==> run E: inputs <==
==> flow/design.v <==
module register_param #(
    parameter BIT_LENGTH = 2048
) (
    input clk, rst,
    input load,
    input [BIT_LENGTH - 1 : 0] parIn,
    output reg [BIT_LENGTH - 1 : 0] parOut
);
    always@(posedge clk, posedge rst) begin
        if (rst == 1)
            parOut <= 0;
        else begin
            if (load == 1)
                parOut <= parIn;
        end
    end
endmodule
module adder #(
    parameter BIT_LENGTH = 32
) (
    input signed [BIT_LENGTH - 1 : 0] in1, in2,
    input mode,  
    output signed [BIT_LENGTH - 1 : 0] out
);
    assign out = (mode == 1) ? (in1 + in2) : (in1 - in2);
endmodule
module upCounterRE #(
    parameter BIT_LENGTH = 16
) (
    input clk, rst,
    input init_cnt, en_cnt,
    output reg [BIT_LENGTH - 1 : 0] count
);
    always @(posedge clk, posedge rst) begin
        if (rst == 1)
            count <= 0;
        else begin
            if (init_cnt == 1)
                count <= 0;
            else if (en_cnt == 1)
                count <= count + 1;
        end
    end
endmodule
module cordic_linear_DP #(
    parameter FLOAT_SIZE = 24,
    parameter INT_SIZE = 8
) (
    input clk, rst,
    input signed [INT_SIZE + FLOAT_SIZE - 1:0] x, y, z,
    input mode,
    input loadX, loadY, loadZ,loadMode,
    input sel_input, adder_mode,
    input init_cnt, en_cnt,
    output signed [INT_SIZE + FLOAT_SIZE - 1:0] x_out, y_out, z_out,
    output co, phi
);
    wire signed [INT_SIZE + FLOAT_SIZE - 1:0] y_in, z_in;
    wire signed [INT_SIZE + FLOAT_SIZE - 1:0] out_adder_y, out_adder_z;
    assign y_in = (sel_input == 1) ? y : out_adder_y; 
    assign z_in = (sel_input == 1) ? z : out_adder_z; 
    register_param #(.BIT_LENGTH(INT_SIZE + FLOAT_SIZE)) X_Reg(
        .clk(clk),
        .rst(rst),
        .load(loadX),
        .parIn(x),
        .parOut(x_out)
    );
    register_param #(.BIT_LENGTH(INT_SIZE + FLOAT_SIZE)) Y_Reg(
        .clk(clk),
        .rst(rst),
        .load(loadY),
        .parIn(y_in),
        .parOut(y_out)
    );
    register_param #(.BIT_LENGTH(INT_SIZE + FLOAT_SIZE)) Z_Reg(
        .clk(clk),
        .rst(rst),
        .load(loadZ),
        .parIn(z_in),
        .parOut(z_out)
    );
    wire mode_val;
    register_param #(.BIT_LENGTH(1)) M_Reg(
        .clk(clk),
        .rst(rst),
        .load(loadMode),
        .parIn(mode),
        .parOut(mode_val)
    );
    wire [$clog2(FLOAT_SIZE) : 0] iter;
    upCounterRE #(.BIT_LENGTH($clog2(FLOAT_SIZE) + 1)) Iter_Count(
        .clk(clk),
        .rst(rst),
        .init_cnt(init_cnt),
        .en_cnt(en_cnt),
        .count(iter)
    );
    assign co = (iter == (FLOAT_SIZE)) ? 1'b1 : 1'b0;
    wire signed [INT_SIZE + FLOAT_SIZE - 1:0] x_shift, one, one_shift;
    assign x_shift = x >>> iter;
    assign one = { {(INT_SIZE-1){1'b0}}, 1'b1, {(FLOAT_SIZE){1'b0}} }; 
    assign one_shift = one >>> iter;
    adder #(.BIT_LENGTH(INT_SIZE + FLOAT_SIZE)) Y_Adder(
        .in1(y_out),
        .in2(x_shift),
        .mode(adder_mode),
        .out(out_adder_y)
    );
    adder #(.BIT_LENGTH(INT_SIZE + FLOAT_SIZE)) Z_Adder(
        .in1(z_out),
        .in2(one_shift),
        .mode(~adder_mode),
        .out(out_adder_z)
    );
    wire phi_rotate, phi_vector; 
    assign phi_rotate = (z_out[INT_SIZE + FLOAT_SIZE - 1] == 1) ? 1'b0 : 1'b1;
    assign phi_vector = (y_out[INT_SIZE + FLOAT_SIZE - 1] == 1) ? 1'b1 : 1'b0;
    assign phi = (mode_val == 1) ? phi_vector : phi_rotate;
endmodule
module cordic_linear_CU (
    input clk, rst,
    input start,
    input co, phi,
    output reg loadX, loadY, loadZ,loadMode,
    output reg sel_input, adder_mode,
    output reg init_cnt, en_cnt,
    output reg done
);
    parameter [1:0] IDLE = 0, INIT = 1, CALC = 2, DONE = 3;
    reg [1:0] ps, ns;
    always @(ps, start, co) begin
        case (ps)
            IDLE: ns = (start == 1) ? INIT : IDLE;
            INIT: ns = (start == 1 ) ? INIT : CALC;
            CALC: ns = (co == 1) ? DONE : CALC;
            DONE: ns = IDLE;
            default: ns = IDLE;
        endcase
    end
    always @(ps, phi) begin
        loadX = 0;
        loadY = 0;
        loadZ = 0;
        loadMode = 0;
        sel_input = 0;
        adder_mode = 0;
        init_cnt = 0;
        en_cnt = 0;
        done = 0;
        case (ps)
            IDLE: ;
            INIT: begin
                init_cnt = 1;
                loadX = 1;
                loadY = 1;
                loadZ = 1;
                loadMode = 1;
                sel_input = 1;
            end
            CALC: begin
                adder_mode = phi;
                en_cnt = 1;
                sel_input = 0;
                loadY = 1;
                loadZ = 1;
            end 
            DONE: done = 1;
            default: ;
        endcase
    end
    always @(posedge clk or posedge rst) begin
        if (rst == 1)
            ps <= IDLE;
        else 
            ps <= ns;
    end
endmodule
module cordic_linear #(
    parameter FLOAT_SIZE = 24,
    parameter INT_SIZE = 8
) (
    input clk, rst,
    input start,
    input signed [INT_SIZE + FLOAT_SIZE - 1:0] x, y, z,
    input mode,
    output signed [INT_SIZE + FLOAT_SIZE - 1:0] x_out, y_out, z_out,
    output done
);
    wire loadX, loadY, loadZ, loadMode;
    wire sel_input, adder_mode;
    wire init_cnt, en_cnt;
    wire co, phi;
    cordic_linear_DP #(.FLOAT_SIZE(FLOAT_SIZE), .INT_SIZE(INT_SIZE)) DP (
        .clk(clk),
        .rst(rst),
        .x(x),
        .y(y),
        .z(z),
        .mode(mode),
        .loadX(loadX),
        .loadY(loadY),
        .loadZ(loadZ),
        .loadMode(loadMode),
        .sel_input(sel_input),
        .adder_mode(adder_mode),
        .init_cnt(init_cnt),
        .en_cnt(en_cnt),
        .x_out(x_out),
        .y_out(y_out),
        .z_out(z_out),
        .co(co),
        .phi(phi)
    );
    cordic_linear_CU CU (
        .clk(clk),
        .rst(rst),
        .start(start),
        .co(co),
        .phi(phi),
        .loadX(loadX),
        .loadY(loadY),
        .loadZ(loadZ),
        .loadMode(loadMode),
        .sel_input(sel_input),
        .adder_mode(adder_mode),
        .init_cnt(init_cnt),
        .en_cnt(en_cnt),
        .done(done)
    );
endmodule
module reciprocal_float_DP (
    input clk, rst,
    input [31:0] x,
    input loadE, loadM, loadS,
    input selE, start_cordic,
    output [31:0] out,
    output done_cordic, zero_flag
);
    wire [7:0] E_val, E_in;
    wire [7:0] out_sub, E_reg_in;
    assign E_in = x[30:23];
    register_param #(.BIT_LENGTH(8)) E_Reg(
        .clk(clk),
        .rst(rst),
        .load(loadE),
        .parIn(E_reg_in),
        .parOut(E_val)
    );
    wire [22:0] M_val, M_in;
    assign M_in = x[22:0];
    register_param #(.BIT_LENGTH(23)) M_Reg(
        .clk(clk),
        .rst(rst),
        .load(loadM),
        .parIn(M_in),
        .parOut(M_val)
    );
    wire S_val, S_in;
    assign S_in = x[31];
    register_param #(.BIT_LENGTH(1)) S_Reg(
        .clk(clk),
        .rst(rst),
        .load(loadS),
        .parIn(S_in),
        .parOut(S_val)
    );
    assign E_reg_in = (selE == 1) ? E_in : out_sub;
    wire frac_zero;
    assign frac_zero = ~(|M_val);
    wire cin;
    assign cin = (frac_zero == 1) ? 1'b1 : 1'b0;
    assign out_sub = $unsigned(8'd253) - $unsigned(E_val) + cin;
    localparam FLOAT_SIZE = 24;
    localparam INT_SIZE = 2;
    wire signed [INT_SIZE + FLOAT_SIZE - 1:0] x_in, z, y;
    assign y = { {(INT_SIZE-1){1'b0}}, 1'b1, {(FLOAT_SIZE){1'b0}} };  
    assign z = {(INT_SIZE + FLOAT_SIZE){1'b0}};  
    assign x_in = { 2'b01, M_val, 1'b0};
    wire mode;
    assign mode = 1'b1;  
    wire signed [INT_SIZE + FLOAT_SIZE - 1:0] x_out, y_out, z_out;
    cordic_linear #(.FLOAT_SIZE(FLOAT_SIZE), .INT_SIZE(INT_SIZE)) Cordic_core(
        .clk(clk),
        .rst(rst),
        .start(start_cordic),
        .x(x_in),
        .y(y),
        .z(z),
        .mode(mode),
        .x_out(x_out),
        .y_out(y_out),
        .z_out(z_out),
        .done(done_cordic)
    );
    assign out = {S_val, E_val, z_out[22:0] };
    wire exp_zero;
    assign exp_zero = ~(|E_val);
    assign zero_flag = exp_zero && frac_zero;
endmodule
module reciprocal_float_CU (
    input clk, rst,
    input start,
    input done_cordic, zero_input,
    output reg loadE, loadM, loadS,
    output reg selE, start_cordic,
    output reg done, zero_flag
);
    parameter [2:0] IDLE = 0, INIT = 1, EXP = 2, CALC = 3, ZERO = 4;
    reg [2:0] ps, ns;
    always @(ps, start, zero_input, done_cordic) begin
        case (ps)
            IDLE: ns = (start == 1) ? INIT : IDLE;
            INIT: ns = (start == 1) ? INIT : EXP;
            EXP: ns = (zero_input == 1) ? ZERO : CALC;
            CALC: ns = (done_cordic == 1) ? IDLE : CALC;
            ZERO: ns = IDLE; 
            default: ns = IDLE;
        endcase
    end
    always @(ps, done_cordic, zero_input) begin
        loadE = 0;
        loadM = 0;
        loadS = 0;
        selE = 0;
        start_cordic = 0;
        done = 0;
        zero_flag = 0;
        case (ps)
            IDLE: ;
            INIT: begin
                selE = 1;
                loadE = 1;
                loadM = 1;
                loadS = 1;
            end 
            EXP: begin
                loadE = 1;
                start_cordic = ~zero_input;  
            end
            CALC: done = done_cordic;
            ZERO: begin
                done = 1;
                zero_flag = 1;
            end
            default: ;
        endcase
    end
    always @(posedge clk or posedge rst) begin
        if (rst == 1)
            ps <= IDLE;
        else 
            ps <= ns;
    end
endmodule
module reciprocal_float(
    input clk, rst,
    input start,
    input [31:0] x,
    output [31:0] out,
    output done, zero_flag
);
    wire loadE, loadM, loadS;
    wire selE, start_cordic;
    wire done_cordic, zero_input;
    reciprocal_float_DP DP (
        .clk(clk),
        .rst(rst),
        .x(x),
        .loadE(loadE),
        .loadM(loadM),
        .loadS(loadS),
        .selE(selE),
        .start_cordic(start_cordic),
        .out(out),
        .done_cordic(done_cordic),
        .zero_flag(zero_input)
    );
    reciprocal_float_CU CU (
        .clk(clk),
        .rst(rst),
        .start(start),
        .done_cordic(done_cordic),
        .zero_input(zero_input),
        .loadE(loadE),
        .loadM(loadM),
        .loadS(loadS),
        .selE(selE),
        .start_cordic(start_cordic),
        .done(done),
        .zero_flag(zero_flag)
    );
endmodule
==> flow/run.sh <==
#!/bin/bash
# the make line also repeats each setting of config.mk as NAME=value (left out here)
make -C /OpenROAD-flow-scripts/flow DESIGN_CONFIG=/design/flow/config.mk WORK_HOME=/design/flow/orfs CLKGATE_MAP_FILE= finish
==> flow/config.mk <==
export PLATFORM = sky130hd
export DESIGN_NAME = reciprocal_float
export DESIGN_NICKNAME = reciprocal_float
export VERILOG_FILES = /design/flow/design.v
export SDC_FILE = /design/flow/constraint.sdc
export NUM_CORES = 4
export LEC_CHECK = 0
export ABC_AREA = 1
export CAP_MARGIN = 20
export CORE_ASPECT_RATIO = 1.45
export CORE_MARGIN = 2
export CORE_UTILIZATION = 72
export CTS_CLUSTER_DIAMETER = 363
export CTS_CLUSTER_SIZE = 10
export HOLD_SLACK_MARGIN = 0.28
export SETUP_SLACK_MARGIN = 0.58
export SLEW_MARGIN = 35
==> flow/constraint.sdc <==
create_clock -name core_clock -period 2.0 [get_ports {clk}]
set_input_delay 0.4000 -clock core_clock [delete_from_list [all_inputs] [get_ports {clk}]]
set_output_delay 0.4000 -clock core_clock [all_outputs]
set_load 0.01 [all_outputs]
==> run M (differences from run E) <==
- ABC_AREA: 1 -> default
- CORE_ASPECT_RATIO: 1.45 -> default
- CORE_UTILIZATION: 72 -> 65
- CTS_CLUSTER_DIAMETER: 363 -> default
- CTS_CLUSTER_SIZE: 10 -> default
- HOLD_SLACK_MARGIN: 0.28 -> default
- SETUP_SLACK_MARGIN: 0.58 -> default
- SLEW_MARGIN: 35 -> 20
==> flow/constraint.sdc (replaced) <==
create_clock -name core_clock -period 5.16 [get_ports {clk}]
set_input_delay 1.0320 -clock core_clock [delete_from_list [all_inputs] [get_ports {clk}]]
set_output_delay 1.0320 -clock core_clock [all_outputs]
set_load 0.01 [all_outputs]
==> comparison table <==
| quantity | run M | run E |
|---|---|---|
| Synthesized area | 0.009163 mm2 | 0.009417 mm2 |
| Die ar. | 0.01506 mm2 | 0.01403 mm2 |
| Post-synthesis net count | 1167 | 1558 |
| Yosys simple share | 16.84% | 34.96% |
| Dominant cell type by area after synthesis | sky130_fd_sc_hd__dfrtp_1 | sky130_fd_sc_hd__dfrtp_1 |
| Count of standard-cell rows | 43 | 50 |
| Effective utilization at floorplan | 66.27% | 73.42% |
| Count of distinct cell types in the synthesized netlist | 78 | 50 |
| Gp weighted congestion | 0.9482 | 1.115 |
| Area fraction in mux cells | 12.07% | 0% |
| Post-synthesis sequential area ratio | 27.34% | 26.60% |
| Area fraction in full adders, half adders and majority gates | 9.040% | 8.796% |
| Fraction of synthesized cell area in xor and xnor cells | 6.691% | 5.023% |
| Area share of the largest cell type after synthesis | 26.76% | 26.04% |
| Result of the run | failed layout checks | stopped before the end |
| Failing step | - | 3_5_place_dp |
| Reasons for failing layout checks | negative setup slack | - |
| Post-synthesis share of cell area spent on and-or and or-and gates | 22.09% | 14.43% |
| Post-Synthesis Cells | 1067 | 1458 |
| Die Span X | 122.7 um | 98.97 um |
| Core ar. | 0.01383 mm2 | 0.01282 mm2 |
| Die Span Y | 122.7 um | 141.7 um |
| Synthesized chip area reported by yosys | 0.009163 mm2 | 0.009417 mm2 |
| Number of standard cells reported by yosys | 1067 | 1458 |
| FFs w/ async S/R, synth | 100.0% | 100.0% |
| Mean cell area of the mapped netlist | 8.587 um2 | 6.459 um2 |


==> inputs of run B <==
RTL: the design.v shown in full above, as it stands there.
export LEC_CHECK = 0
export CAP_MARGIN = 20
export CORE_MARGIN = 2
export CORE_UTILIZATION = 40
export SLEW_MARGIN = 20
create_clock -name core_clock -period 6.48 [get_ports {clk}]
run.sh (not shown) runs the stock make flow with config.mk's settings and CLKGATE_MAP_FILE=.
==> run X (differences from run B) <==
- ABC_AREA: default -> 1
- CORE_ASPECT_RATIO: default -> 1.45
- CORE_UTILIZATION: 40 -> 72
- CTS_CLUSTER_SIZE: default -> 16
- SETUP_SLACK_MARGIN: default -> 0.58
==> flow/constraint.sdc (replaced) <==
create_clock -name core_clock -period 2.0 [get_ports {clk}]
set_input_delay 0.4000 -clock core_clock [delete_from_list [all_inputs] [get_ports {clk}]]
set_output_delay 0.4000 -clock core_clock [all_outputs]
set_load 0.01 [all_outputs]
==> run A (differences from run B) <==
- CORE_ASPECT_RATIO: default -> 0.5
- CORE_MARGIN: 2 -> 6
- CTS_CLUSTER_DIAMETER: default -> 20
- CTS_CLUSTER_SIZE: default -> 11
- GPL_TIMING_DRIVEN: default -> 0
- TNS_END_PERCENT: default -> 35
==> flow/constraint.sdc (replaced) <==
create_clock -name core_clock -period 11.0 [get_ports {clk}]
set_input_delay 2.2000 -clock core_clock [delete_from_list [all_inputs] [get_ports {clk}]]
set_output_delay 2.2000 -clock core_clock [all_outputs]
set_load 0.01 [all_outputs]
==> run F (differences from run B) <==
- CORE_UTILIZATION: 40 -> 65
==> flow/constraint.sdc (replaced) <==
create_clock -name core_clock -period 5.14 [get_ports {clk}]
set_input_delay 1.0280 -clock core_clock [delete_from_list [all_inputs] [get_ports {clk}]]
set_output_delay 1.0280 -clock core_clock [all_outputs]
set_load 0.01 [all_outputs]
==> summary of the runs <==
The highest first-iteration DRC count belongs to run F, the lowest to run B. Run X aborted during detailed placement (3_5_place_dp). Run B produced a clean layout. Run A ran to the end with no violations. Run F finished with setup timing left. The lowest power belongs to run A, the highest to run F. Of run A and run B, run A has the higher final area (gap 3.0%, measured against run B). In count of clock-buffer cells in the layout, run F and run A do not differ. Fmax: run F > run B > run A. Critical path depth: run B < run F < run A. Final cell count: run B < run F < run A.
Power figures rest on the tool's default switching activity, not on a simulated workload.
